File: flow/design.v
module b8Xb8_s16( 
  input clk,
  input rst_n, 
  input [7:0] in1_0  ,
  input [7:0] in1_1  ,
  input [7:0] in1_2  ,
  input [7:0] in1_3  ,
  input [7:0] in1_4  ,
  input [7:0] in1_5  ,
  input [7:0] in1_6  ,
  input [7:0] in1_7  ,
  input [7:0] in1_8  ,
  input [7:0] in1_9  ,
  input [7:0] in1_10 ,
  input [7:0] in1_11 ,
  input [7:0] in1_12 ,
  input [7:0] in1_13 ,
  input [7:0] in1_14 ,
  input [7:0] in1_15 ,
  input [7:0] in2_0  ,
  input [7:0] in2_1  ,
  input [7:0] in2_2  ,
  input [7:0] in2_3  ,
  input [7:0] in2_4  ,
  input [7:0] in2_5  ,
  input [7:0] in2_6  ,
  input [7:0] in2_7  ,
  input [7:0] in2_8  ,
  input [7:0] in2_9  ,
  input [7:0] in2_10 ,
  input [7:0] in2_11 ,
  input [7:0] in2_12 ,
  input [7:0] in2_13 ,
  input [7:0] in2_14 ,
  input [7:0] in2_15 ,
  output [11:0] out
  );
  reg [19:0] psum;
  reg [15:0] prod_0  ;
  reg [15:0] prod_1  ;
  reg [15:0] prod_2  ;
  reg [15:0] prod_3  ;
  reg [15:0] prod_4  ;
  reg [15:0] prod_5  ;
  reg [15:0] prod_6  ;
  reg [15:0] prod_7  ;
  reg [15:0] prod_8  ;
  reg [15:0] prod_9  ;
  reg [15:0] prod_10 ;
  reg [15:0] prod_11 ;
  reg [15:0] prod_12 ;
  reg [15:0] prod_13 ;
  reg [15:0] prod_14 ;
  reg [15:0] prod_15 ;
  always @(negedge rst_n or posedge clk) begin
    if (rst_n == 1'b0) begin
      prod_0  <= 16'b0;
      prod_1  <= 16'b0;
      prod_2  <= 16'b0;
      prod_3  <= 16'b0;
      prod_4  <= 16'b0;
      prod_5  <= 16'b0;
      prod_6  <= 16'b0;
      prod_7  <= 16'b0;
      prod_8  <= 16'b0;
      prod_9  <= 16'b0;
      prod_10 <= 16'b0;
      prod_11 <= 16'b0;
      prod_12 <= 16'b0;
      prod_13 <= 16'b0;
      prod_14 <= 16'b0;
      prod_15 <= 16'b0;
      psum <= 20'b0;
    end else begin
      prod_0  <= in1_0  * in2_0  ;
      prod_1  <= in1_1  * in2_1  ;
      prod_2  <= in1_2  * in2_2  ;
      prod_3  <= in1_3  * in2_3  ;
      prod_4  <= in1_4  * in2_4  ;
      prod_5  <= in1_5  * in2_5  ;
      prod_6  <= in1_6  * in2_6  ;
      prod_7  <= in1_7  * in2_7  ;
      prod_8  <= in1_8  * in2_8  ;
      prod_9  <= in1_9  * in2_9  ;
      prod_10 <= in1_10 * in2_10 ;
      prod_11 <= in1_11 * in2_11 ;
      prod_12 <= in1_12 * in2_12 ;
      prod_13 <= in1_13 * in2_13 ;
      prod_14 <= in1_14 * in2_14 ;
      prod_15 <= in1_15 * in2_15 ;
      psum <= prod_0  + prod_1  + prod_2  + prod_3
           + prod_4  + prod_5  + prod_6  + prod_7
           + prod_8  + prod_9  + prod_10 + prod_11
           + prod_12 + prod_13 + prod_14 + prod_15;
    end
  end
  assign out = psum[19:9];
endmodule
File: flow/run.sh
#!/bin/bash
# the make line also repeats each setting of config.mk as NAME=value (left out here)
make -C /OpenROAD-flow-scripts/flow DESIGN_CONFIG=/design/flow/config.mk WORK_HOME=/design/flow/orfs CLKGATE_MAP_FILE= finish
File: flow/config.mk
export PLATFORM = sky130hd
export DESIGN_NAME = b8Xb8_s16
export DESIGN_NICKNAME = b8Xb8_s16
export VERILOG_FILES = /design/flow/design.v
export SDC_FILE = /design/flow/constraint.sdc
export NUM_CORES = 4
export LEC_CHECK = 0
export CAP_MARGIN = 40
export CORE_MARGIN = 2
export CORE_UTILIZATION = 72
export SETUP_SLACK_MARGIN = -0.35
export SLEW_MARGIN = 20
File: flow/constraint.sdc
create_clock -name core_clock -period 4.84 [get_ports {clk}]
set_input_delay 0.9680 -clock core_clock [delete_from_list [all_inputs] [get_ports {clk}]]
set_output_delay 0.9680 -clock core_clock [all_outputs]
set_load 0.01 [all_outputs]
==> results of run 1 <==
layout make-up:
class | instances | area, µm²
inverter | 1113 | 4180
antenna | 7 | 17.5
tap | 837 | 1050
sequential | 267 | 6680
clock buffer | 34 | 796
multi-input combinational | 3301 | 34400
fill | 2932 | 6590
clock inverter | 22 | 377
timing repair buffer | 936 | 7710
stage by stage:
step           TNS (ns)  utilization, %
2_1_floorplan    -0.219               -
3_3_place_gp     -34.83            87.2
3_5_place_dp     -43.90            87.2
4_1_cts           -4.72            89.2
5_1_grt          -11.38            89.3
6_report          -6.35            89.3
metal layers:
layer,wire (µm),global-route usage (%)
met1,45600,48.0
met2,62000,68.8
met3,9790,6.86
met4,10000,22.8
met5,43,0
timing repair:
| action | in CTS | in global routing |
|---|---|---|
| resized | 20 | 15 |
| pin swaps | 22 | 12 |
| setup endpoints to repair | 10 | 11 |
| buffers inserted | 0 | 3 |
==> impl_metrics.toml, run 1 <==
# implementation run metrics
[sta]
fmax_mhz = 178
grt_setup_unrepaired = "yes"
maxSlewHeadroom_pct = 50.0
finalClockPeriodUsage_pct = 116
hold_viol = 0
finalCriticalPeriod_ns = 5.63
fin_skew_ns = 0.0460
tightest_slew_ns = 0.750
hold_slack_ns = 0.312
setup_ws_ns = -0.792
slew_viol_final = 0
setup_viol = 18

[clock_network]
cts_tree = "done"
clk_latency_ns = 0.62
numCtsBuffers = 30
clock-root-buffer = "clkbuf_16"
clkTransAtPathRegs_ns = 0.07
hold_buffers = 0
clkSinkCount = 267
cts_max_level = 1
clk_path_buf_depth = 3

[placed_design]
detailed_place_hpwl_mm = 101
dpl_cell_area_mm2 = 0.0539
placedCellCount = 6453
dp_worst_setup_slack_ns = -0.717
gp_congestion = 0.949
port_buffers = 268

[floorplanning]
row_count = 91
ios = 270
core_area_mm2 = 0.0618
die_y_um = 254
die_w_um = 254
fp-utilization_pct = 73.0
chipArea_mm2 = 0.0647

[routing]
route.detailed.drc = 0
antenna_left = 0
drt_iter0_markers = 2595
totalWireLength_mm = 127
detail_route.wl_per_cell_um = 19.5
avgViaCountPerCell = 5.66
first_pass_iters = 5
via_count = 36900

[run_status]
status = "finished with violations"
so.violations = "negative setup slack"

[worst_setup_path]
crit_top_cell = "fa_1"
crit_path_max_incr_delay_ns = 0.59
cp-endpoint = "psum[19]"
critPathLaunch = "prod_12[5]"
critPathCaptureType = "register"
crit_family = "adder cells"
ff2ff_setup_slack_ns = -0.79
path_class = "register to register"
cp_num_cells = 16
cp_max_fo = 4
cp_cell_sequence = "inv_1, fa_2, fa_1, inv_1, fa_1, fa_1, fa_1, fa_1, ha_1, a211oi_2, o211ai_1, buf_4, a41oi_4, nand3b_1, a2111oi_2, nor3_1"
required_ns = 5.32
cp_slowest_cell = "fa_1"
cp-start-kind = "register"
r2r_start = "prod_12[5]"
crit_buf_inv = 3
worstReg2RegEnd = "psum[19]"
worstPathArrival_ns = 6.11
r2r_cells = 16

[grt]
grt_max_degree = 136
antenna_found_initial = 8
grt-ovfl-total = 0
grtUsageTotal_pct = 40.1
first_global_vias = 40200
grt_pass1_wl_mm = 202

[synthesis]
ys_sh_xor_pct = 3.30
top_area_cell = "fa_1"
yosysMostFrequentCell = "inv_1"
ys_seq_share_pct = 14.8
yosys_warnings = 1
synth_nets = 6339
asyncSetResetFlopFracSynth_pct = 100
edf_count = 0
syn_area_mm2 = 0.0452
syn_inst = 4684
flop_cell = "dfrtp_1"
ys_sh_simple_pct = 15.3
ys_cells = 4684
ys.flops = 267
top_cells_by_count = "1,113 x inv_1, 795 x fa_1, 602 x ha_1"
adder_share_pct = 51.9
postSynthAreaPerCell_um2 = 9.64
ys_area_mm2 = 0.0452
mux_share_pct = 0
top_area_share_pct = 35.2
synthTopLogicFamily = "adder cells"
aoi_share_pct = 5.44
yosysUniqueCellTypes = 64
topCellsByArea = "fa_1 35%, ha_1 17%, dfrtp_1 15%, inv_1 9.3%, and2_1 7.7%"

[cells_and_area]
area_growth_pct = 22.3
finalInstanceArea_mm2 = 0.0552
final_cells = 6517
final_nets = 7304

[hold_path]
hold_path.class = "input port to async pin"

[flow_run]
warnings = 34
cap_violations = 0
==> run 2: changes to the inputs <==
ABC_AREA = 0   (was default)
CAP_MARGIN = 20   (was 40)
GPL_ROUTABILITY_DRIVEN = 0   (was default)
GPL_TIMING_DRIVEN = 0   (was default)
MAX_ROUTING_LAYER = met4   (was default)
MIN_ROUTING_LAYER = met2   (was default)
PLACE_DENSITY_LB_ADDON = 0.01   (was default)
SETUP_SLACK_MARGIN = default   (was -0.35)
TNS_END_PERCENT = 40   (was default)
clock period = 7.69 ns   (was 4.84 ns; I/O delays follow)
==> run 2 against run 1 <==
Now clean on timing, DRC and antenna. Clock skew down 0.034 ns. Critical path depth fell by 1. Register-to-register slack better by 2.7 ns. Design area is 9.5% lower. Core utilization decreased by 8.5 points. Die size stayed put. Critical path type is now input port to register. Global-route usage grew 14 points. Largest cell class unchanged. Area after synthesis is the same. Synthesized cell count unchanged.
==> impl_metrics.toml, run 2 <==
# implementation run metrics
[floorplanning]
die_w_um = 254
fp-utilization_pct = 73.0
die_y_um = 254
core_area_mm2 = 0.0618
row_count = 91
chipArea_mm2 = 0.0647
ios = 270

[clock_network]
clkTransAtPathRegs_ns = 0.07
hold_buffers = 0
clk_path_buf_depth = 3
clock-root-buffer = "clkbuf_16"
numCtsBuffers = 29
clkSinkCount = 267
cts_resized = 0
cts_tree = "done"
clk_latency_ns = 0.57
cts_setup_buffers = 0
cts_max_level = 1

[synthesis]
synth_nets = 6339
ys_sh_simple_pct = 15.3
yosys_warnings = 1
syn_area_mm2 = 0.0452
top_area_share_pct = 35.2
ys.flops = 267
yosysMostFrequentCell = "inv_1"
mux_share_pct = 0
ys_cells = 4684
top_area_cell = "fa_1"
ys_seq_share_pct = 14.8
postSynthAreaPerCell_um2 = 9.64
adder_share_pct = 51.9
asyncSetResetFlopFracSynth_pct = 100
edf_count = 0
synthTopLogicFamily = "adder cells"
yosysUniqueCellTypes = 64
ys_area_mm2 = 0.0452
top_cells_by_count = "1,113 x inv_1, 795 x fa_1, 602 x ha_1"
topCellsByArea = "fa_1 35%, ha_1 17%, dfrtp_1 15%, inv_1 9.3%, and2_1 7.7%"
syn_inst = 4684
flop_cell = "dfrtp_1"
aoi_share_pct = 5.44
ys_sh_xor_pct = 3.30

[flow_run]
cap_violations = 0
warnings = 32

[worst_setup_path]
cp-endpoint = "prod_5[15]"
r2r_cells = 17
crit_family = "adder cells"
crit_path_max_incr_delay_ns = 0.57
critPathLaunch = "in1_5[6]"
cp_num_cells = 15
cp_slowest_cell = "clkdlybuf4s50_1"
worstPathArrival_ns = 6.29
crit_buf_inv = 3
critPathCaptureType = "register"
cp_cell_sequence = "clkdlybuf4s50_1, and2_1, fa_1, inv_1, fa_1, fa_1, fa_1, inv_1, ha_1, or3_1, o21ai_0, a21oi_1, a211oi_1, a21oi_1, xnor2_1"
required_ns = 8.10
worstReg2RegEnd = "psum[19]"
r2r_start = "prod_13[3]"
ff2ff_setup_slack_ns = 1.92
crit_top_cell = "fa_1"
cp_max_fo = 8
path_class = "input port to register"
cp-start-kind = "input port"

[sta]
grt_setup_unrepaired = "no"
fmax_mhz = 170
finalCriticalPeriod_ns = 5.88
setup_ws_ns = 1.81
hold_viol = 0
setup_viol = 0
finalClockPeriodUsage_pct = 76.5
maxSlewHeadroom_pct = 56.6
tns_ns = 0
slew_viol_final = 0
fin_skew_ns = 0.0121
tightest_slew_ns = 0.646

[grt]
grt_max_degree = 104
grtUsageTotal_pct = 53.9
grt_pass1_wl_mm = 178
antenna_found_initial = 0
grt-ovfl-total = 0
first_global_vias = 51400

[routing]
first_pass_iters = 10
top_layer = "met4"
via_count = 44500
drt_iter0_markers = 9333
wl_met2_mm = 54.4
detail_route.wl_per_cell_um = 18.4
route.detailed.drc = 0
antenna_left = 0
totalWireLength_mm = 108
route.layer.met1.wl_um = 0
avgViaCountPerCell = 7.60
routed-wl-met3_mm = 39.6

[cells_and_area]
final_nets = 6638
fillers = 4022
area_growth_pct = 10.7
final_util_pct = 80.8
final_cells = 5849

[run_status]
status = "timing/DRC/antenna clean"

[placed_design]
placedCellCount = 5789
dp_worst_setup_slack_ns = 1.40
detailed_place_hpwl_mm = 87.5
port_buffers = 266

[hold_path]
hold_path.class = "input port to async pin"
## run 2: metal layers
layer / GRT usage, % / vias to the layer above
li1: - / 14800
met1: - / 16800
met2: 64.7 / 11200
met3: 63.3 / 1647
met4: 15.2 / 0
met5: - / -
## run 2: cell type report
| type | instances | area (µm²) | area share (%) |
|---|---|---|---|
| diodes | 6 | 15.0 | 0.0300 |
| repair buffers | 268 | 2720 | 5.45 |
| flip-flops and latches | 267 | 6680 | 13.4 |
| multi-input cells | 3301 | 34300 | 68.6 |
| well taps | 837 | 1050 | 2.10 |
| inverters | 1113 | 4180 | 8.36 |
| clock buffers | 42 | 835 | 1.67 |
| plain buffers | 3 | 15.0 | 0.0300 |
| clock inverters | 12 | 191 | 0.383 |
## run 2: through the flow
step	cell area [µm²]	hold WS, ns
after floorplan	45200	0.903
after global placement	48900	1.12
after detailed placement	48900	1.15
after CTS	50000	0.929
after global routing	50000	0.952
final	50000	0.912
==> run 3: changes to the inputs <==
ABC_AREA = default   (was 0)
CORE_UTILIZATION = 69   (was 72)
GPL_ROUTABILITY_DRIVEN = default   (was 0)
MAX_ROUTING_LAYER = default   (was met4)
MIN_ROUTING_LAYER = default   (was met2)
PLACE_DENSITY_LB_ADDON = default   (was 0.01)
TNS_END_PERCENT = default   (was 40)
clock period = 6.53 ns   (was 7.69 ns; I/O delays follow)
==> run 3 against run 2 <==
Still clean on timing, DRC and antenna. Critical path depth increased by 2. Synthesized cell count unchanged.
==> impl_metrics.toml, run 3 <==
# implementation run metrics
[synthesis]
ys_sh_simple_pct = 15.3
ys_cells = 4684
top_area_share_pct = 35.2
topCellsByArea = "fa_1 35%, ha_1 17%, dfrtp_1 15%, inv_1 9.3%, and2_1 7.7%"
yosysUniqueCellTypes = 64
yosysMostFrequentCell = "inv_1"
postSynthAreaPerCell_um2 = 9.64
ys_sh_xor_pct = 3.30
aoi_share_pct = 5.44
top_area_cell = "fa_1"
ys.flops = 267
asyncSetResetFlopFracSynth_pct = 100
ys_seq_share_pct = 14.8
yosys_warnings = 1
flop_cell = "dfrtp_1"
edf_count = 0
synthTopLogicFamily = "adder cells"
syn_area_mm2 = 0.0452
top_cells_by_count = "1,113 x inv_1, 795 x fa_1, 602 x ha_1"
syn_inst = 4684
ys_area_mm2 = 0.0452
mux_share_pct = 0
synth_nets = 6339
adder_share_pct = 51.9

[worst_setup_path]
crit_family = "adder cells"
ff2ff_setup_slack_ns = 0.88
cp_num_cells = 17
cp_max_fo = 4
cp_slowest_cell = "fa_1"
r2r_start = "prod_6[4]"
r2r_cells = 17
crit_path_max_incr_delay_ns = 0.62
critPathLaunch = "prod_6[4]"
required_ns = 6.94
crit_buf_inv = 4
path_class = "register to register"
worstReg2RegEnd = "psum[19]"
cp-endpoint = "psum[19]"
crit_top_cell = "fa_1"
cp_cell_sequence = "fa_1, inv_1, fa_1, inv_1, fa_1, fa_1, fa_1, inv_1, fa_1, inv_1, ha_1, a211oi_2, o211ai_1, a41oi_1, nand3b_1, a2111oi_0, nor3_1"
worstPathArrival_ns = 6.06
critPathCaptureType = "register"
cp-start-kind = "register"

[floorplanning]
chipArea_mm2 = 0.0675
ios = 270
row_count = 93
die_w_um = 260
die_y_um = 260
fp-utilization_pct = 69.9
core_area_mm2 = 0.0646

[sta]
fin_skew_ns = 0.0156
finalClockPeriodUsage_pct = 86.5
finalCriticalPeriod_ns = 5.65
setup_viol = 0
fmax_mhz = 177
setup_ws_ns = 0.882
hold_viol = 0
tightest_slew_ns = 0.515
grt_setup_unrepaired = "no"
slew_viol_final = 0
tns_ns = 0
maxSlewHeadroom_pct = 65.4

[routing]
via_count = 31700
wl_met2_mm = 50.2
antenna_left = 0
routed-wl-met3_mm = 5.11
drt_iter0_markers = 1618
top_layer = "met5"
detail_route.wl_per_cell_um = 17.1
route.layer.met1.wl_mm = 41.0
first_pass_iters = 7
route.detailed.drc = 0
totalWireLength_mm = 100
avgViaCountPerCell = 5.40

[clock_network]
clkTransAtPathRegs_ns = 0.06
numCtsBuffers = 29
hold_buffers = 0
clk_latency_ns = 0.56
cts_tree = "done"
clock-root-buffer = "clkbuf_16"
clk_path_buf_depth = 3
clkSinkCount = 267
cts_setup_buffers = 0
cts_resized = 0
cts_max_level = 1

[cells_and_area]
fillers = 4633
area_growth_pct = 10.6
final_nets = 6638

[placed_design]
dp_worst_setup_slack_ns = 0.554
detailed_place_hpwl_mm = 86.5
port_buffers = 266
gp_congestion = 0.886

[flow_run]
warnings = 34
cap_violations = 0

[grt]
antenna_found_initial = 16
grt_pass1_wl_mm = 168
first_global_vias = 33800
grt_max_degree = 106
grt-ovfl-total = 0
grtUsageTotal_pct = 31.5

[run_status]
status = "timing/DRC/antenna clean"

[hold_path]
hold_path.class = "input port to async pin"
[run 3: layout make-up]
cell class | instances | area, µm² | share of cell area [%]
antenna | 8 | 20.0 | 0.0401
buffer | 3 | 15.0 | 0.0301
clock buffer | 42 | 865 | 1.73
clock inverter | 8 | 93.8 | 0.188
inverter | 1113 | 4180 | 8.37
multi-input combinational | 3301 | 34300 | 68.7
sequential | 267 | 6680 | 13.4
tap | 855 | 1070 | 2.14
timing repair buffer | 268 | 2720 | 5.45
[run 3: metal layers]
layer | up-vias | GRT usage [%]
met5 | - | 0
met4 | 18 | 9.83
met3 | 171 | 4.81
met2 | 690 | 54.9
met1 | 15900 | 40.7
li1 | 14900 | -
[run 3: per-stage QoR]
step                cell area [µm²]  util, %  cells  hold slack, ns
floorplan                     45200        -   4684           0.903
global placement              48900     75.7   5805            1.11
detailed placement            49000     75.8   5807            1.11
CTS                           49900     77.3   5857           0.664
global route                  49900     77.3   5864           0.692
finish                        49900     77.3   5865           0.650
==> run 4: changes to the inputs <==
CORE_UTILIZATION = 72   (was 69)
CTS_CLUSTER_DIAMETER = 82   (was default)
CTS_CLUSTER_SIZE = 14   (was default)
GPL_TIMING_DRIVEN = default   (was 0)
PLACE_DENSITY_LB_ADDON = 0.26   (was default)
SETUP_SLACK_MARGIN = 0.65   (was default)
clock period = 5.47 ns   (was 6.53 ns; I/O delays follow)
==> run 4 against run 3 <==
The layout now fails its checks (negative setup slack). Sequential share of layout area shrank 0.72 points. Sequential cell count is the same. Maximum frequency grew 2.7%. Largest cell class unchanged. First-iteration DRC count grew 100%. Via count grew 14%. Highest routed layer unchanged.
==> impl_metrics.toml, run 4 <==
# implementation run metrics
[run_status]
status = "finished with violations"
so.violations = "negative setup slack"

[synthesis]
yosysUniqueCellTypes = 64
adder_share_pct = 51.9
top_cells_by_count = "1,113 x inv_1, 795 x fa_1, 602 x ha_1"
synth_nets = 6339
top_area_share_pct = 35.2
synthTopLogicFamily = "adder cells"
syn_inst = 4684
asyncSetResetFlopFracSynth_pct = 100
mux_share_pct = 0
ys_sh_simple_pct = 15.3
edf_count = 0
top_area_cell = "fa_1"
ys_seq_share_pct = 14.8
postSynthAreaPerCell_um2 = 9.64
aoi_share_pct = 5.44
ys_sh_xor_pct = 3.30
ys_cells = 4684
syn_area_mm2 = 0.0452
ys.flops = 267
yosysMostFrequentCell = "inv_1"
ys_area_mm2 = 0.0452
flop_cell = "dfrtp_1"
yosys_warnings = 1
topCellsByArea = "fa_1 35%, ha_1 17%, dfrtp_1 15%, inv_1 9.3%, and2_1 7.7%"

[cells_and_area]
area_growth_pct = 16.9
final_cells = 6123
final_nets = 6937
final_util_pct = 85.4

[sta]
fmax_mhz = 182
fin_skew_ns = 0.0221
setup_viol = 1
finalClockPeriodUsage_pct = 101
setup_ws_ns = -0.0276
tightest_slew_ns = 1.05
maxSlewHeadroom_pct = 30.2
hold_viol = 0
hold_slack_ns = 0.601
slew_viol_final = 0
grt_setup_unrepaired = "yes"
finalCriticalPeriod_ns = 5.50

[grt]
antenna_found_initial = 7
grtUsageTotal_pct = 39.5
top_usage_layer = "met2"
first_global_vias = 39300
use_met3_pct = 6.92
grt_pass1_wl_mm = 199
use_met1_pct = 46.9
grt-ovfl-total = 0
use_met2_pct = 66.8
grt_max_degree = 120

[worst_setup_path]
worstReg2RegEnd = "psum[12]"
ff2ff_setup_slack_ns = -0.03
r2r_start = "prod_3[8]"
critPathCaptureType = "register"
r2r_cells = 14
cp_cell_sequence = "inv_1, fa_1, fa_1, inv_1, fa_1, fa_1, fa_1, fa_1, ha_1, and2_1, o21ai_0, nand2b_1, a221oi_2, xnor2_1"
worstPathArrival_ns = 5.94
cp-start-kind = "register"
critPathLaunch = "prod_3[8]"
required_ns = 5.92
path_class = "register to register"
crit_family = "adder cells"
crit_top_cell = "fa_1"
crit_buf_inv = 2
cp_num_cells = 14
crit_path_max_incr_delay_ns = 0.59
cp_slowest_cell = "fa_1"
cp-endpoint = "psum[12]"
cp_max_fo = 5

[floorplanning]
die_y_um = 254
ios = 270
die_w_um = 254
fp-utilization_pct = 73.0
row_count = 91
core_area_mm2 = 0.0618
chipArea_mm2 = 0.0647

[clock_network]
hold_buffers = 0
clkTransAtPathRegs_ns = 0.07
cts_max_level = 1
clk_path_buf_depth = 3
clk_latency_ns = 0.54
clkSinkCount = 267
clock-root-buffer = "clkbuf_16"
cts_tree = "done"
numCtsBuffers = 23

[routing]
detail_route.wl_per_cell_um = 20.9
drt_iter0_markers = 3313
route.detailed.drc = 0
avgViaCountPerCell = 5.92
antenna_left = 0
totalWireLength_mm = 128
via_count = 36200
first_pass_iters = 6

[placed_design]
port_buffers = 268
gp_congestion = 0.973
placedCellCount = 6071
detailed_place_hpwl_mm = 98.6
dp_worst_setup_slack_ns = -0.157

[flow_run]
cap_violations = 0
warnings = 35

[hold_path]
hold_path.class = "input port to async pin"
[run 4: per-stage QoR]
stage          setup TNS [ns]  instance area [µm²]
6_report              -0.0276                52800
5_1_grt                -0.136                52800
4_1_cts                     0                52000
3_5_place_dp            -1.03                51100
3_3_place_gp          -0.0621                51100
2_1_floorplan               0                45200
[run 4: metal layers]
metal  part of all wire, %  wire, µm
met3                   8.2     10500
met1                    35     44600
met2                    49     62200
met5                 0.057        73
met4                   8.4     10800
[run 4: layout make-up]
type | count | area [µm²]
Inverter | 1113 | 4180
Clock buffer | 25 | 593
Tap cell | 837 | 1050
Clock inverter | 2 | 13.8
Fill cell | 3073 | 9030
Timing Repair Buffer | 576 | 5060
Sequential cell | 267 | 6680
Multi-Input combinational cell | 3301 | 35200
Antenna cell | 2 | 5.00
[run 4: timing repair]
item	CTS	global route
cloned	0	0
pin swaps	47	101
endpoints found under the setup margin	66	91
hold endpoints to repair	0	0
setup buffers	8	15
gates resized	179	261
==> run 5: changes to the inputs <==
CAP_MARGIN = 25   (was 20)
CORE_UTILIZATION = 41   (was 72)
CTS_CLUSTER_DIAMETER = 295   (was 82)
CTS_CLUSTER_SIZE = default   (was 14)
GPL_TIMING_DRIVEN = 1   (was default)
MIN_ROUTING_LAYER = met1   (was default)
PLACE_DENSITY_LB_ADDON = 0.07   (was 0.26)
SETUP_SLACK_MARGIN = 0.31   (was 0.65)
clock period = 6.26 ns   (was 5.47 ns; I/O delays follow)
==> run 5 against run 4 <==
Now clean on timing, DRC and antenna. Design area down 3.4%. Maximum frequency down 1.4%. Wire length down 11%. Clock skew up 0.0081 ns. Via count down 14%. Critical endpoint is now psum[19]. Clock-buffer cell count up 22. Critical path depth up 3. Register-to-register slack better by 0.71 ns. Sequential share of layout area up 0.44 points. Die size up 74%. Synthesized cell count unchanged.
==> impl_metrics.toml, run 5 <==
# implementation run metrics
[synthesis]
asyncSetResetFlopFracSynth_pct = 100
ys_sh_simple_pct = 15.3
adder_share_pct = 51.9
syn_inst = 4684
flop_cell = "dfrtp_1"
top_area_cell = "fa_1"
mux_share_pct = 0
edf_count = 0
ys_sh_xor_pct = 3.30
ys.flops = 267
synthTopLogicFamily = "adder cells"
yosysUniqueCellTypes = 64
syn_area_mm2 = 0.0452
topCellsByArea = "fa_1 35%, ha_1 17%, dfrtp_1 15%, inv_1 9.3%, and2_1 7.7%"
synth_nets = 6339
aoi_share_pct = 5.44
ys_cells = 4684
top_cells_by_count = "1,113 x inv_1, 795 x fa_1, 602 x ha_1"
ys_seq_share_pct = 14.8
yosys_warnings = 1
yosysMostFrequentCell = "inv_1"
postSynthAreaPerCell_um2 = 9.64
top_area_share_pct = 35.2
ys_area_mm2 = 0.0452

[clock_network]
hold_buffers = 0
clk_latency_ns = 0.60
numCtsBuffers = 31
clock-root-buffer = "clkbuf_16"
cts_resized = 0
clkTransAtPathRegs_ns = 0.06
clk_path_buf_depth = 3
cts_setup_buffers = 0
cts_max_level = 1
cts_tree = "done"
clkSinkCount = 267

[grt]
grt_max_degree = 108
grt_pass1_wl_mm = 186
first_global_vias = 33900
antenna_found_initial = 2
grt-ovfl-total = 0
grtUsageTotal_pct = 21.1

[cells_and_area]
final_nets = 6675
final_util_pct = 46.8
area_growth_pct = 12.9
fillers = 10700

[hold_path]
hold_path.class = "input port to async pin"

[floorplanning]
fp-utilization_pct = 41.4
die_w_um = 336
die_y_um = 336
core_area_mm2 = 0.109
ios = 270
row_count = 121
chipArea_mm2 = 0.113

[placed_design]
detailed_place_hpwl_mm = 98.9
port_buffers = 268
gp_congestion = 0.830
dp_worst_setup_slack_ns = 0.203

[routing]
avgViaCountPerCell = 4.82
totalWireLength_mm = 113
first_pass_iters = 8
route.detailed.drc = 0
drt_iter0_markers = 1315
via_count = 31100
antenna_left = 0
detail_route.wl_per_cell_um = 17.6

[worst_setup_path]
ff2ff_setup_slack_ns = 0.68
crit_top_cell = "fa_1"
worstPathArrival_ns = 6.05
cp_num_cells = 17
r2r_start = "prod_6[4]"
worstReg2RegEnd = "psum[19]"
cp-endpoint = "psum[19]"
r2r_cells = 17
crit_path_max_incr_delay_ns = 0.56
cp_cell_sequence = "fa_1, inv_1, fa_1, inv_1, fa_1, fa_1, fa_1, inv_1, fa_1, inv_1, ha_1, a211oi_2, o211ai_1, a41oi_1, nand3b_1, a2111oi_0, nor3_1"
cp_slowest_cell = "fa_1"
cp_max_fo = 4
critPathCaptureType = "register"
required_ns = 6.73
crit_family = "adder cells"
critPathLaunch = "prod_6[4]"
cp-start-kind = "register"
crit_buf_inv = 4
path_class = "register to register"

[sta]
slew_viol_final = 0
maxSlewHeadroom_pct = 45.3
fmax_mhz = 179
tightest_slew_ns = 0.820
setup_viol = 0
fin_skew_ns = 0.0301
grt_setup_unrepaired = "no"
tns_ns = 0
finalCriticalPeriod_ns = 5.58
setup_ws_ns = 0.682
hold_viol = 0
finalClockPeriodUsage_pct = 89.1

[flow_run]
cap_violations = 0
warnings = 28

[run_status]
status = "timing/DRC/antenna clean"
==> run 5: routing by layer <==
metal | track usage (%) | up-vias | part of all wire (%)
met5 | 0 | - | 0
met4 | 3.91 | 0 | 2.0
li1 | - | 14900 | -
met1 | 28.0 | 15700 | 44
met3 | 1.52 | 91 | 2.6
met2 | 37.9 | 398 | 51
==> run 5: per-stage QoR <==
stage | area (µm²) | hold slack, ns | cells
6_report | 51000 | 0.564 | 6460
5_1_grt | 51000 | 0.567 | 6460
4_1_cts | 51000 | 0.552 | 6459
3_5_place_dp | 49900 | 1.17 | 6401
3_3_place_gp | 49900 | 1.19 | 6401
2_1_floorplan | 45200 | 0.903 | 4684
==> run 5: area by class of cell <==
| cell class | count | area [µm²] | share of cell area [%] |
|---|---|---|---|
| multi-input combinational | 3301 | 34300 | 67.2 |
| timing repair buffer | 306 | 2990 | 5.85 |
| antenna | 1 | 2.50 | 0.00491 |
| inverter | 1113 | 4180 | 8.19 |
| clock inverter | 11 | 158 | 0.309 |
| clock buffer | 47 | 936 | 1.84 |
| tap | 1414 | 1770 | 3.47 |
| sequential | 267 | 6680 | 13.1 |
==> run 6: changes to the inputs <==
CAP_MARGIN = 20   (was 25)
CELL_PAD_IN_SITES_GLOBAL_PLACEMENT = 3   (was default)
CORE_ASPECT_RATIO = 1.42   (was default)
CORE_MARGIN = 3   (was 2)
CORE_UTILIZATION = 69   (was 41)
CTS_CLUSTER_DIAMETER = default   (was 295)
HOLD_SLACK_MARGIN = 0.28   (was default)
MIN_ROUTING_LAYER = default   (was met1)
PLACE_DENSITY_LB_ADDON = default   (was 0.07)
SETUP_SLACK_MARGIN = 0.55   (was 0.31)
clock period = 6.53 ns   (was 6.26 ns; I/O delays follow)
==> run 6 against run 5 <==
The flow now stops in 3_1_place_gp_skip_io. Die size down 39%. Synthesized cell count unchanged. Area after synthesis did not move.
==> impl_metrics.toml, run 6 <==
# yosys + openroad results
[synthesis]
top_area_cell = "fa_1"
yosysUniqueCellTypes = 64
synthTopLogicFamily = "adder cells"
ys_cells = 4684
ys_sh_xor_pct = 3.30
syn_inst = 4684
top_area_share_pct = 35.2
mux_share_pct = 0
aoi_share_pct = 5.44
topCellsByArea = "fa_1 35%, ha_1 17%, dfrtp_1 15%, inv_1 9.3%, and2_1 7.7%"
yosys_warnings = 1
ys_sh_simple_pct = 15.3
yosysMostFrequentCell = "inv_1"
top_cells_by_count = "1,113 x inv_1, 795 x fa_1, 602 x ha_1"
ys_area_mm2 = 0.0452
asyncSetResetFlopFracSynth_pct = 100
ys.flops = 267
ys_seq_share_pct = 14.8
flop_cell = "dfrtp_1"
postSynthAreaPerCell_um2 = 9.64
edf_count = 0
synth_nets = 6339
adder_share_pct = 51.9
syn_area_mm2 = 0.0452

[run_status]
tool.error = "[ERROR GPL-0301] Utilization 130.796 % exceeds 100%."
status = "did not finish"
lastStage = "3_1_place_gp_skip_io"

[floorplanning]
core_area_mm2 = 0.0647
chipArea_mm2 = 0.0686
die_y_um = 311
die_w_um = 221
row_count = 111
fp-utilization_pct = 69.8
==> run 7: changes to the inputs <==
CELL_PAD_IN_SITES_GLOBAL_PLACEMENT = default   (was 3)
CORE_ASPECT_RATIO = default   (was 1.42)
CORE_MARGIN = 2   (was 3)
CORE_UTILIZATION = 58   (was 69)
GPL_TIMING_DRIVEN = default   (was 1)
HOLD_SLACK_MARGIN = default   (was 0.28)
SETUP_SLACK_MARGIN = default   (was 0.55)
clock period = 4.37 ns   (was 6.53 ns; I/O delays follow)
==> run 7 against run 6 <==
The layout now fails its checks (negative setup slack). Die size rose by 17%. Synthesized cell count did not move. Area after synthesis did not move.
==> impl_metrics.toml, run 7 <==
# implementation run metrics
[clock_network]
clkTransAtPathRegs_ns = 0.06
clock-root-buffer = "clkbuf_16"
clk_latency_ns = 0.58
clk_path_buf_depth = 3
cts_max_level = 1
numCtsBuffers = 30
clkSinkCount = 267
hold_buffers = 0
cts_tree = "done"

[synthesis]
ys_sh_xor_pct = 3.30
syn_inst = 4684
synth_nets = 6339
top_cells_by_count = "1,113 x inv_1, 795 x fa_1, 602 x ha_1"
postSynthAreaPerCell_um2 = 9.64
asyncSetResetFlopFracSynth_pct = 100
yosysUniqueCellTypes = 64
topCellsByArea = "fa_1 35%, ha_1 17%, dfrtp_1 15%, inv_1 9.3%, and2_1 7.7%"
ys_seq_share_pct = 14.8
mux_share_pct = 0
top_area_cell = "fa_1"
yosys_warnings = 1
ys_cells = 4684
top_area_share_pct = 35.2
aoi_share_pct = 5.44
syn_area_mm2 = 0.0452
ys_sh_simple_pct = 15.3
ys.flops = 267
yosysMostFrequentCell = "inv_1"
ys_area_mm2 = 0.0452
adder_share_pct = 51.9
synthTopLogicFamily = "adder cells"
flop_cell = "dfrtp_1"
edf_count = 0

[grt]
grt-ovfl-total = 0
first_global_vias = 37700
grtUsageTotal_pct = 28.6
grt_pass1_wl_mm = 186
antenna_found_initial = 2
grt_max_degree = 121

[worst_setup_path]
ff2ff_setup_slack_ns = -0.84
crit_path_max_incr_delay_ns = 0.60
cp_slowest_cell = "fa_1"
worstReg2RegEnd = "psum[11]"
cp_num_cells = 16
path_class = "register to register"
crit_top_cell = "fa_1"
crit_buf_inv = 3
crit_family = "adder cells"
r2r_cells = 16
required_ns = 4.86
r2r_start = "prod_6[5]"
worstPathArrival_ns = 5.70
cp_max_fo = 3
critPathLaunch = "prod_6[5]"
cp-endpoint = "psum[11]"
cp-start-kind = "register"
critPathCaptureType = "register"
cp_cell_sequence = "fa_1, inv_2, fa_1, inv_1, fa_2, fa_1, fa_2, fa_1, ha_2, a211oi_2, o211ai_1, buf_4, a31o_4, a311o_1, a21oi_2, xnor2_1"

[sta]
finalClockPeriodUsage_pct = 119
hold_viol = 0
finalCriticalPeriod_ns = 5.21
hold_slack_ns = 0.220
fin_skew_ns = 0.0151
fmax_mhz = 192
setup_ws_ns = -0.841
grt_setup_unrepaired = "yes"
slew_viol_final = 0
setup_viol = 11
maxSlewHeadroom_pct = 48.3
tns_ns = -7.62
tightest_slew_ns = 0.776

[routing]
avgViaCountPerCell = 5.04
route.detailed.drc = 0
via_count = 34500
detail_route.wl_per_cell_um = 16.0
first_pass_iters = 5
antenna_left = 0
totalWireLength_mm = 110
drt_iter0_markers = 1290

[cells_and_area]
final_nets = 7450
final_cells = 6855
area_growth_pct = 26.4

[floorplanning]
core_area_mm2 = 0.0772
fp-utilization_pct = 58.5
row_count = 102
ios = 270
die_y_um = 283
die_w_um = 283
chipArea_mm2 = 0.0801

[run_status]
so.violations = "negative setup slack"
status = "finished with violations"

[flow_run]
warnings = 34
cap_violations = 0

[placed_design]
detailed_place_hpwl_mm = 96.7
gp_congestion = 0.897
placedCellCount = 6785
port_buffers = 268
dp_worst_setup_slack_ns = -0.914

[hold_path]
hold_path.class = "input port to async pin"
run 7: cell type report:
type	instances	area, µm²
clock buffers	41	852
well taps	1040	1300
diodes	1	2.50
repair buffers	1082	8540
clock inverters	10	219
multi-input cells	3301	35300
inverters	1113	4180
flip-flops and latches	267	6680
fillers	5842	20100
run 7: timing repair:
action | CTS | global route
endpoints found under the setup margin | 93 | 92
pin swaps | 69 | 133
gates resized | 219 | 347
cloned | 0 | 0
buffers inserted | 8 | 10
run 7: through the flow:
step / utilization [%] / cell area, µm²
floorplan: - / 45400
global placement: 71.7 / 55300
detailed placement: 71.7 / 55300
CTS: 73.1 / 56500
global route: 73.9 / 57100
finish: 73.9 / 57100
run 7: layer usage:
layer / vias to the layer above / GRT usage [%] / wire length [µm]
met5: - / 0 / 0
met4: 0 / 6.25 / 2630
met3: 153 / 2.66 / 3590
met2: 538 / 51.2 / 56800
met1: 17300 / 37.7 / 46900
li1: 16500 / - / -
==> run 8: changes to the inputs <==
ABC_AREA = 0   (was default)
CAP_MARGIN = 15   (was 20)
CELL_PAD_IN_SITES_DETAIL_PLACEMENT = 0   (was default)
CELL_PAD_IN_SITES_GLOBAL_PLACEMENT = 0   (was default)
CORE_UTILIZATION = 72   (was 58)
CTS_CLUSTER_SIZE = 47   (was default)
GPL_TIMING_DRIVEN = 1   (was default)
HOLD_SLACK_MARGIN = 0.29   (was default)
MAX_ROUTING_LAYER = met4   (was default)
SETUP_SLACK_MARGIN = 0.69   (was default)
TNS_END_PERCENT = 5   (was default)
clock period = 5.82 ns   (was 4.37 ns; I/O delays follow)
==> run 8 against run 7 <==
Now clean on timing, DRC and antenna. Final cell count is 14% lower. Design area down 11%. Worst setup slack improved by 1.1 ns. Wire length shrank 4.6%. Area after synthesis unchanged. Critical path depth decreased by 1. Critical path type unchanged. Largest cell class unchanged. Highest routed layer unchanged.
==> impl_metrics.toml, run 8 <==
# implementation run metrics
[run_status]
status = "timing/DRC/antenna clean"

[synthesis]
top_area_share_pct = 35.2
edf_count = 0
ys_area_mm2 = 0.0452
yosysMostFrequentCell = "inv_1"
ys.flops = 267
adder_share_pct = 51.9
syn_area_mm2 = 0.0452
ys_cells = 4684
aoi_share_pct = 5.44
flop_cell = "dfrtp_1"
synthTopLogicFamily = "adder cells"
ys_seq_share_pct = 14.8
syn_inst = 4684
top_cells_by_count = "1,113 x inv_1, 795 x fa_1, 602 x ha_1"
ys_sh_simple_pct = 15.3
mux_share_pct = 0
ys_sh_xor_pct = 3.30
postSynthAreaPerCell_um2 = 9.64
yosys_warnings = 1
asyncSetResetFlopFracSynth_pct = 100
topCellsByArea = "fa_1 35%, ha_1 17%, dfrtp_1 15%, inv_1 9.3%, and2_1 7.7%"
synth_nets = 6339
yosysUniqueCellTypes = 64
top_area_cell = "fa_1"

[routing]
avgViaCountPerCell = 5.51
via_count = 32600
detail_route.wl_per_cell_um = 17.7
drt_iter0_markers = 2150
route.detailed.drc = 0
antenna_left = 0
first_pass_iters = 6
totalWireLength_mm = 105

[grt]
grt_pass1_wl_mm = 174
grtUsageTotal_pct = 35.4
first_global_vias = 35000
grt_max_degree = 123
antenna_found_initial = 8
grt-ovfl-total = 0

[sta]
setup_viol = 0
fmax_mhz = 181
grt_setup_unrepaired = "yes"
finalClockPeriodUsage_pct = 94.7
hold_slack_ns = 0.551
tns_ns = 0
hold_viol = 0
slew_viol_final = 0
tightest_slew_ns = 0.781
fin_skew_ns = 0.0239
maxSlewHeadroom_pct = 48.0
finalCriticalPeriod_ns = 5.51

[floorplanning]
die_y_um = 254
core_area_mm2 = 0.0618
row_count = 91
chipArea_mm2 = 0.0647
fp-utilization_pct = 73.0
ios = 270
die_w_um = 254

[placed_design]
detailed_place_hpwl_mm = 89.3
port_buffers = 268
placedCellCount = 5848
gp_congestion = 0.953

[hold_path]
hold_path.class = "input port to async pin"

[worst_setup_path]
required_ns = 6.28
cp-endpoint = "psum[19]"
cp-start-kind = "register"
cp_num_cells = 15
worstPathArrival_ns = 5.98
cp_slowest_cell = "fa_2"
cp_cell_sequence = "inv_1, fa_1, inv_2, fa_2, fa_1, fa_1, fa_1, fa_1, ha_4, a211oi_2, o211ai_1, a41oi_2, nand3b_1, a2111oi_2, nor3_1"
crit_buf_inv = 2
cp_max_fo = 4
crit_top_cell = "fa_1"
ff2ff_setup_slack_ns = 0.31
r2r_cells = 15
critPathLaunch = "prod_2[6]"
worstReg2RegEnd = "psum[19]"
crit_path_max_incr_delay_ns = 0.57
crit_family = "adder cells"
path_class = "register to register"
r2r_start = "prod_2[6]"
critPathCaptureType = "register"

[cells_and_area]
area_growth_pct = 12.0
final_cells = 5913
final_nets = 6701

[clock_network]
numCtsBuffers = 29
clkTransAtPathRegs_ns = 0.07
clock-root-buffer = "clkbuf_16"
clk_path_buf_depth = 3
cts_max_level = 1
clk_latency_ns = 0.58
cts_tree = "done"
clkSinkCount = 267

[flow_run]
cap_violations = 0
warnings = 32
[run 8: layout make-up]
class | instances | area [µm²]
diodes | 9 | 22.5
clock inverters | 15 | 220
fillers | 3956 | 11300
repair buffers | 334 | 3200
flip-flops and latches | 267 | 6680
clock buffers | 37 | 826
well taps | 837 | 1050
inverters | 1113 | 4180
multi-input cells | 3301 | 34400
[run 8: per-layer routing]
layer / vias up / share of wire (%) / global-route usage (%)
met5: - / 0 / -
met1: 16300 / 41 / 45.2
met2: 1015 / 49 / 58.6
met3: 228 / 5.7 / 4.39
met4: 0 / 4.4 / 12.8
li1: 15000 / - / -
[run 8: stage by stage]
stage / instance area (µm²) / setup WS [ns] / util [%]
5_1_grt: 50600 / 0.184 / 81.8
4_1_cts: 50500 / 0.417 / 81.6
2_1_floorplan: 45200 / 0.800 / -
3_3_place_gp: 49400 / -0.0410 / 79.8
3_5_place_dp: 49400 / 0.0270 / 79.8
6_report: 50600 / 0.306 / 81.8
[run 8: repair_timing]
item,4_1_cts,5_1_grt
gates resized,6,20
setup buffers,2,2
hold buffers,0,0
endpoints found under the setup margin,12,54
pin swaps,7,28
==> run 9: changes to the inputs <==
ABC_AREA = default   (was 0)
CAP_MARGIN = 20   (was 15)
CELL_PAD_IN_SITES_DETAIL_PLACEMENT = default   (was 0)
CELL_PAD_IN_SITES_GLOBAL_PLACEMENT = default   (was 0)
CORE_UTILIZATION = 58   (was 72)
CTS_CLUSTER_SIZE = default   (was 47)
GPL_TIMING_DRIVEN = default   (was 1)
HOLD_SLACK_MARGIN = default   (was 0.29)
MAX_ROUTING_LAYER = default   (was met4)
SETUP_SLACK_MARGIN = default   (was 0.69)
TNS_END_PERCENT = default   (was 5)
clock period = 3.84 ns   (was 5.82 ns; I/O delays follow)
==> run 9 against run 8 <==
The layout now fails its checks (negative setup slack). First-iteration DRC count fell by 33%. Critical path depth rose by 1. Final cell count rose by 18%. Global-route usage fell by 5.0 points. Clock-buffer cell count rose by 7. Critical path type unchanged. Critical endpoint unchanged.
==> impl_metrics.toml, run 9 <==
# implementation run metrics
[sta]
hold_viol = 0
finalClockPeriodUsage_pct = 137
finalCriticalPeriod_ns = 5.26
fin_skew_ns = 0.0204
tightest_slew_ns = 0.571
maxSlewHeadroom_pct = 61.9
setup_ws_ns = -1.42
setup_viol = 57
grt_setup_unrepaired = "yes"
slew_viol_final = 0
tns_ns = -17.36
fmax_mhz = 190

[routing]
n_antenna_cell = 0
totalWireLength_mm = 118
detail_route.wl_per_cell_um = 17.0
antenna_left = 0
drt_iter0_markers = 1451
via_count = 35600
avgViaCountPerCell = 5.09
route.detailed.drc = 0
first_pass_iters = 5

[worst_setup_path]
cp_cell_sequence = "fa_1, inv_2, fa_1, inv_2, fa_1, fa_1, fa_1, fa_1, ha_4, a211oi_2, o211ai_1, buf_4, a41oi_4, nand3b_1, a2111oi_2, nor3_1"
cp_num_cells = 16
critPathCaptureType = "register"
worstReg2RegEnd = "psum[19]"
path_class = "register to register"
crit_path_max_incr_delay_ns = 0.56
crit_family = "adder cells"
required_ns = 4.30
cp_max_fo = 4
r2r_start = "prod_6[6]"
crit_top_cell = "fa_1"
critPathLaunch = "prod_6[6]"
crit_buf_inv = 3
r2r_cells = 16
ff2ff_setup_slack_ns = -1.42
cp_slowest_cell = "fa_1"
cp-start-kind = "register"
worstPathArrival_ns = 5.71
cp-endpoint = "psum[19]"

[cells_and_area]
area_growth_pct = 35.9
fillers = 5153
final_cells = 6989
final_nets = 7580

[synthesis]
syn_inst = 4684
edf_count = 0
asyncSetResetFlopFracSynth_pct = 100
ys_sh_simple_pct = 15.3
ys.flops = 267
yosys_warnings = 1
ys_cells = 4684
synth_nets = 6339
top_area_cell = "fa_1"
syn_area_mm2 = 0.0452
ys_sh_xor_pct = 3.30
top_cells_by_count = "1,113 x inv_1, 795 x fa_1, 602 x ha_1"
top_area_share_pct = 35.2
adder_share_pct = 51.9
flop_cell = "dfrtp_1"
mux_share_pct = 0
yosysUniqueCellTypes = 64
ys_seq_share_pct = 14.8
ys_area_mm2 = 0.0452
aoi_share_pct = 5.44
topCellsByArea = "fa_1 35%, ha_1 17%, dfrtp_1 15%, inv_1 9.3%, and2_1 7.7%"
yosysMostFrequentCell = "inv_1"
synthTopLogicFamily = "adder cells"
postSynthAreaPerCell_um2 = 9.64

[floorplanning]
die_y_um = 283
fp-utilization_pct = 58.5
chipArea_mm2 = 0.0801
core_area_mm2 = 0.0772
row_count = 102
die_w_um = 283
ios = 270

[flow_run]
warnings = 33
cap_violations = 0

[grt]
first_global_vias = 39100
antenna_found_initial = 8
grtUsageTotal_pct = 30.3
grt_max_degree = 106
grt-ovfl-total = 0
grt_pass1_wl_mm = 196

[run_status]
status = "finished with violations"
so.violations = "negative setup slack"

[clock_network]
hold_buffers = 0
clock-root-buffer = "clkbuf_16"
numCtsBuffers = 30
clkTransAtPathRegs_ns = 0.07
cts_tree = "done"
cts_max_level = 1
clk_path_buf_depth = 3
clk_latency_ns = 0.59
clkSinkCount = 267

[placed_design]
placedCellCount = 6839
gp_congestion = 0.895
port_buffers = 268
detailed_place_hpwl_mm = 99.5

[hold_path]
hold_path.class = "input port to async pin"
## run 9: cell type report
type	instances	area [µm²]	area share (%)
Clock buffer	44	853	1.39
Clock inverter	12	168	0.273
Inverter	1113	4180	6.81
Multi-Input combinational cell	3301	38100	62.0
Sequential cell	267	6680	10.9
Tap cell	1040	1300	2.12
Timing Repair Buffer	1212	10100	16.5
## run 9: timing repair
item                        CTS  global route
gates resized              1293           570
pin swaps                   503           436
setup buffers                96            46
setup endpoints to repair   160           137
hold endpoints to repair      0             0
## run 9: routing by layer
| layer | wire [µm] | vias up | global-route usage (%) | part of all wire, % |
|---|---|---|---|---|
| met1 | 49400 | 18000 | 39.5 | 42 |
| met2 | 62200 | 611 | 54.9 | 52 |
| li1 | - | 16800 | - | - |
| met4 | 3140 | 2 | 7.02 | 2.7 |
| met5 | 13 | - | 0 | 0.011 |
| met3 | 3760 | 185 | 2.64 | 3.2 |
## run 9: through the flow
step / util (%) / hold slack (ns) / setup WS [ns] / area (µm²)
4_1_cts: 77.3 / 0.104 / -1.42 / 59700
3_3_place_gp: 73.7 / 0.714 / -1.54 / 56900
3_5_place_dp: 73.7 / 0.717 / -1.63 / 56900
6_report: 79.5 / 0.104 / -1.42 / 61400
5_1_grt: 79.5 / 0.128 / -1.60 / 61400
2_1_floorplan: - / 0.472 / -0.978 / 46600
==> run 10: changes to the inputs <==
ABC_AREA = 1   (was default)
CAP_MARGIN = 40   (was 20)
CELL_PAD_IN_SITES_DETAIL_PLACEMENT = 0   (was default)
CELL_PAD_IN_SITES_GLOBAL_PLACEMENT = 2   (was default)
CORE_UTILIZATION = 40   (was 58)
CTS_CLUSTER_DIAMETER = 36   (was default)
CTS_CLUSTER_SIZE = 68   (was default)
GPL_TIMING_DRIVEN = 0   (was default)
HOLD_SLACK_MARGIN = 0.02   (was default)
SETUP_SLACK_MARGIN = -0.12   (was default)
SLEW_MARGIN = 10   (was 20)
TNS_END_PERCENT = 15   (was default)
clock period = 5.46 ns   (was 3.84 ns; I/O delays follow)
==> run 10 against run 9 <==
Now clean on timing, DRC and antenna. First-iteration DRC count fell by 8.3%. Core utilization down 36 points. Non-clock buffer count down 941. Critical path type unchanged.
==> impl_metrics.toml, run 10 <==
# implementation run metrics
[floorplanning]
die_w_um = 348
fp-utilization_pct = 40.2
chipArea_mm2 = 0.121
ios = 270
die_y_um = 348
core_area_mm2 = 0.118
row_count = 126

[clock_network]
clkSinkCount = 267
clock-root-buffer = "clkbuf_16"
clkTransAtPathRegs_ns = 0.05
clk_latency_ns = 0.58
cts_max_level = 2
clk_path_buf_depth = 3
cts_tree = "done"
cts_setup_buffers = 0
numCtsBuffers = 49
cts_resized = 0
hold_buffers = 0

[routing]
totalWireLength_mm = 124
avgViaCountPerCell = 4.60
route.detailed.drc = 0
detail_route.wl_per_cell_um = 16.8
via_count = 34000
drt_iter0_markers = 1330
antenna_left = 0
first_pass_iters = 5

[worst_setup_path]
cp_slowest_cell = "fa_1"
critPathLaunch = "prod_3[10]"
crit_top_cell = "fa_1"
r2r_cells = 19
cp-start-kind = "register"
cp_num_cells = 19
crit_path_max_incr_delay_ns = 0.64
r2r_start = "prod_3[10]"
worstPathArrival_ns = 5.61
ff2ff_setup_slack_ns = 0.26
cp_cell_sequence = "inv_1, fa_1, inv_1, fa_1, fa_1, fa_1, fa_1, inv_1, fa_1, inv_1, ha_1, nand2_1, inv_1, a21oi_2, nor2_1, nor3_2, nand2_1, nand2_1, nand2_1"
cp-endpoint = "psum[16]"
crit_buf_inv = 5
path_class = "register to register"
cp_max_fo = 4
crit_family = "adder cells"
required_ns = 5.86
worstReg2RegEnd = "psum[16]"
critPathCaptureType = "register"

[sta]
slew_viol_final = 0
finalCriticalPeriod_ns = 5.20
setup_viol = 0
hold_viol = 0
finalClockPeriodUsage_pct = 95.3
fmax_mhz = 192
maxSlewHeadroom_pct = 55.9
setup_ws_ns = 0.257
hold_slack_ns = 0.457
grt_setup_unrepaired = "no"
tightest_slew_ns = 0.662
fin_skew_ns = 0.0225

[synthesis]
adder_share_pct = 49.5
flop_cell = "dfrtp_1"
aoi_share_pct = 4.31
ys_sh_xor_pct = 3.60
yosysMostFrequentCell = "inv_1"
yosys_warnings = 1
synth_nets = 7394
yosysUniqueCellTypes = 31
mux_share_pct = 0
edf_count = 0
postSynthAreaPerCell_um2 = 8.26
syn_inst = 5739
top_cells_by_count = "1,710 x inv_1, 1,333 x nand2_1, 795 x fa_1"
ys_seq_share_pct = 14.1
ys_cells = 5739
top_area_share_pct = 33.6
asyncSetResetFlopFracSynth_pct = 100
ys_area_mm2 = 0.0474
ys.flops = 267
top_area_cell = "fa_1"
ys_sh_simple_pct = 12.9
syn_area_mm2 = 0.0474
topCellsByArea = "fa_1 34%, ha_1 16%, dfrtp_1 14%, inv_1 14%, nand2_1 11%"
synthTopLogicFamily = "adder cells"

[grt]
grt_pass1_wl_mm = 204
antenna_found_initial = 10
grt_max_degree = 107
grt-ovfl-total = 0
grtUsageTotal_pct = 21.4
first_global_vias = 36800

[cells_and_area]
final_nets = 7459
area_growth_pct = 7.99
finalInstanceArea_mm2 = 0.0512
fillers = 12100
final_cells = 7382

[placed_design]
detailed_place_hpwl_mm = 110
port_buffers = 12
gp_congestion = 0.873
dpl_cell_area_mm2 = 0.0495
placedCellCount = 7289
dp_worst_setup_slack_ns = 0.0985

[flow_run]
warnings = 34
cap_violations = 0

[hold_path]
hold_path.class = "input port to async pin"

[run_status]
status = "timing/DRC/antenna clean"
-- run 10: metal layers --
metal	up-vias	global-route usage (%)	routed length (µm)
li1	16700	-	-
met1	16800	29.5	58300
met2	375	37.6	61800
met3	77	1.69	2990
met4	12	2.44	1130
met5	-	0	73
-- run 10: cell type report --
class / instances / area [µm²] / share of cell area (%)
inverter: 1710 / 6420 / 12.5
timing repair buffer: 14 / 180 / 0.352
sequential: 267 / 6680 / 13.1
clock buffer: 63 / 1410 / 2.76
tap: 1536 / 1920 / 3.76
antenna: 2 / 5.00 / 0.00978
multi-input combinational: 3505 / 33300 / 65.1
clock inverter: 28 / 268 / 0.523
buffer: 257 / 968 / 1.89
-- run 10: stage by stage --
stage	TNS (ns)	util [%]
after floorplan	0	-
after global placement	-2241.97	42.0
after detailed placement	0	42.0
after CTS	0	43.5
after global routing	0	43.5
final	0	43.5
==> run 11: changes to the inputs <==
ABC_AREA = default   (was 1)
CAP_MARGIN = 5   (was 40)
CELL_PAD_IN_SITES_DETAIL_PLACEMENT = default   (was 0)
CELL_PAD_IN_SITES_GLOBAL_PLACEMENT = default   (was 2)
CORE_UTILIZATION = 72   (was 40)
CTS_CLUSTER_DIAMETER = default   (was 36)
CTS_CLUSTER_SIZE = 39   (was 68)
GPL_TIMING_DRIVEN = default   (was 0)
HOLD_SLACK_MARGIN = default   (was 0.02)
MAX_ROUTING_LAYER = met4   (was default)
SETUP_SLACK_MARGIN = default   (was -0.12)
SLEW_MARGIN = 20   (was 10)
TNS_END_PERCENT = default   (was 15)
clock period = 4.84 ns   (was 5.46 ns; I/O delays follow)
==> run 11 against run 10 <==
The layout now fails its checks (negative setup slack). Sequential cell count stayed put. Global-route usage up 20 points. First-iteration DRC count grew 120%. Synthesized cell count is 18% lower. Register-to-register slack got worse by 1.5 ns. Worst setup slack lost 1.5 ns. Critical endpoint is now psum[15]. Largest cell class unchanged.
==> impl_metrics.toml, run 11 <==
# implementation run metrics
[synthesis]
top_area_cell = "fa_1"
top_cells_by_count = "1,113 x inv_1, 795 x fa_1, 602 x ha_1"
ys_cells = 4684
synthTopLogicFamily = "adder cells"
ys_seq_share_pct = 14.8
topCellsByArea = "fa_1 35%, ha_1 17%, dfrtp_1 15%, inv_1 9.3%, and2_1 7.7%"
ys_sh_xor_pct = 3.30
ys.flops = 267
ys_area_mm2 = 0.0452
yosysMostFrequentCell = "inv_1"
synth_nets = 6339
ys_sh_simple_pct = 15.3
edf_count = 0
syn_area_mm2 = 0.0452
syn_inst = 4684
yosys_warnings = 1
postSynthAreaPerCell_um2 = 9.64
top_area_share_pct = 35.2
asyncSetResetFlopFracSynth_pct = 100
aoi_share_pct = 5.44
mux_share_pct = 0
yosysUniqueCellTypes = 64
flop_cell = "dfrtp_1"
adder_share_pct = 51.9

[sta]
fin_skew_ns = 0.0156
finalCriticalPeriod_ns = 6.10
hold_viol = 0
maxSlewHeadroom_pct = 30.1
finalClockPeriodUsage_pct = 126
fmax_mhz = 164
setup_viol = 15
tightest_slew_ns = 1.05
slew_viol_final = 0
setup_ws_ns = -1.26
grt_setup_unrepaired = "yes"

[clock_network]
clk_path_buf_depth = 3
cts_max_level = 1
clk_latency_ns = 0.60
clkSinkCount = 267
cts_tree = "done"
clkTransAtPathRegs_ns = 0.07
hold_buffers = 0
numCtsBuffers = 29
clock-root-buffer = "clkbuf_16"

[routing]
avgViaCountPerCell = 5.74
first_pass_iters = 9
drt_iter0_markers = 2971
totalWireLength_mm = 132
detail_route.wl_per_cell_um = 20.2
via_count = 37400
antenna_left = 0
route.detailed.drc = 0

[hold_path]
hold_path.class = "input port to async pin"

[worst_setup_path]
cp_max_fo = 4
worstReg2RegEnd = "psum[15]"
critPathCaptureType = "register"
cp_cell_sequence = "fa_1, inv_1, fa_1, inv_1, fa_1, fa_1, fa_1, inv_1, fa_1, inv_1, ha_4, and4_4, a41oi_4, nand3b_1, buf_4, a21oi_2, xnor2_1"
cp_num_cells = 17
cp-start-kind = "register"
crit_path_max_incr_delay_ns = 0.77
worstPathArrival_ns = 6.57
required_ns = 5.31
crit_buf_inv = 5
crit_top_cell = "fa_1"
critPathLaunch = "prod_6[9]"
crit_family = "adder cells"
r2r_start = "prod_6[9]"
r2r_cells = 17
path_class = "register to register"
ff2ff_setup_slack_ns = -1.26
cp_slowest_cell = "fa_1"
cp-endpoint = "psum[15]"

[grt]
grt-ovfl-total = 0
grt_pass1_wl_mm = 202
grtUsageTotal_pct = 41.6
first_global_vias = 40100
antenna_found_initial = 16
grt_max_degree = 130

[flow_run]
cap_violations = 0
warnings = 34

[floorplanning]
chipArea_mm2 = 0.0647
die_y_um = 254
die_w_um = 254
row_count = 91
core_area_mm2 = 0.0618
fp-utilization_pct = 73.0
ios = 270

[placed_design]
dp_worst_setup_slack_ns = -0.604
placedCellCount = 6432
port_buffers = 268
detailed_place_hpwl_mm = 101
gp_congestion = 0.956

[cells_and_area]
final_nets = 7291
area_growth_pct = 22.7
logic_area_mm2 = 0.0347
fillers = 2842
final_cells = 6508
flop_area_mm2 = 0.00669

[run_status]
so.violations = "negative setup slack"
status = "finished with violations"
run 11: layer usage:
| layer | global-route usage (%) | wire length (µm) | vias to the layer above |
|---|---|---|---|
| met4 | 25.9 | 10600 | 0 |
| met5 | - | 0 | - |
| met3 | 7.92 | 11400 | 801 |
| met1 | 47.1 | 45700 | 18400 |
| met2 | 68.4 | 63800 | 1974 |
| li1 | - | - | 16200 |
run 11: final cells by class:
class / instances / share of cell area, %
Antenna cell: 16 / 0.0723
Clock buffer: 40 / 1.47
Clock inverter: 10 / 0.185
Inverter: 1113 / 7.54
Multi-Input combinational cell: 3301 / 62.6
Sequential cell: 267 / 12.1
Tap cell: 837 / 1.89
Timing Repair Buffer: 924 / 14.2
run 11: repair_timing:
action / 4_1_cts / 5_1_grt
setup buffers: 5 / 6
setup endpoints to repair: 14 / 60
pin swaps: 31 / 42
resized: 37 / 138
hold endpoints to repair: 0 / 0
run 11: through the flow:
| stage | util (%) | setup TNS, ns | hold WS [ns] | cell area (µm²) |
|---|---|---|---|---|
| finish | 89.6 | -10.13 | 0.426 | 55400 |
| global route | 89.6 | -10.74 | 0.553 | 55400 |
| CTS | 88.8 | -3.64 | 0.530 | 54900 |
| detailed placement | 87.0 | -41.87 | 1.13 | 53800 |
| global placement | 87.0 | -31.61 | 1.11 | 53800 |
| floorplan | - | -0.0288 | 0.672 | 45200 |
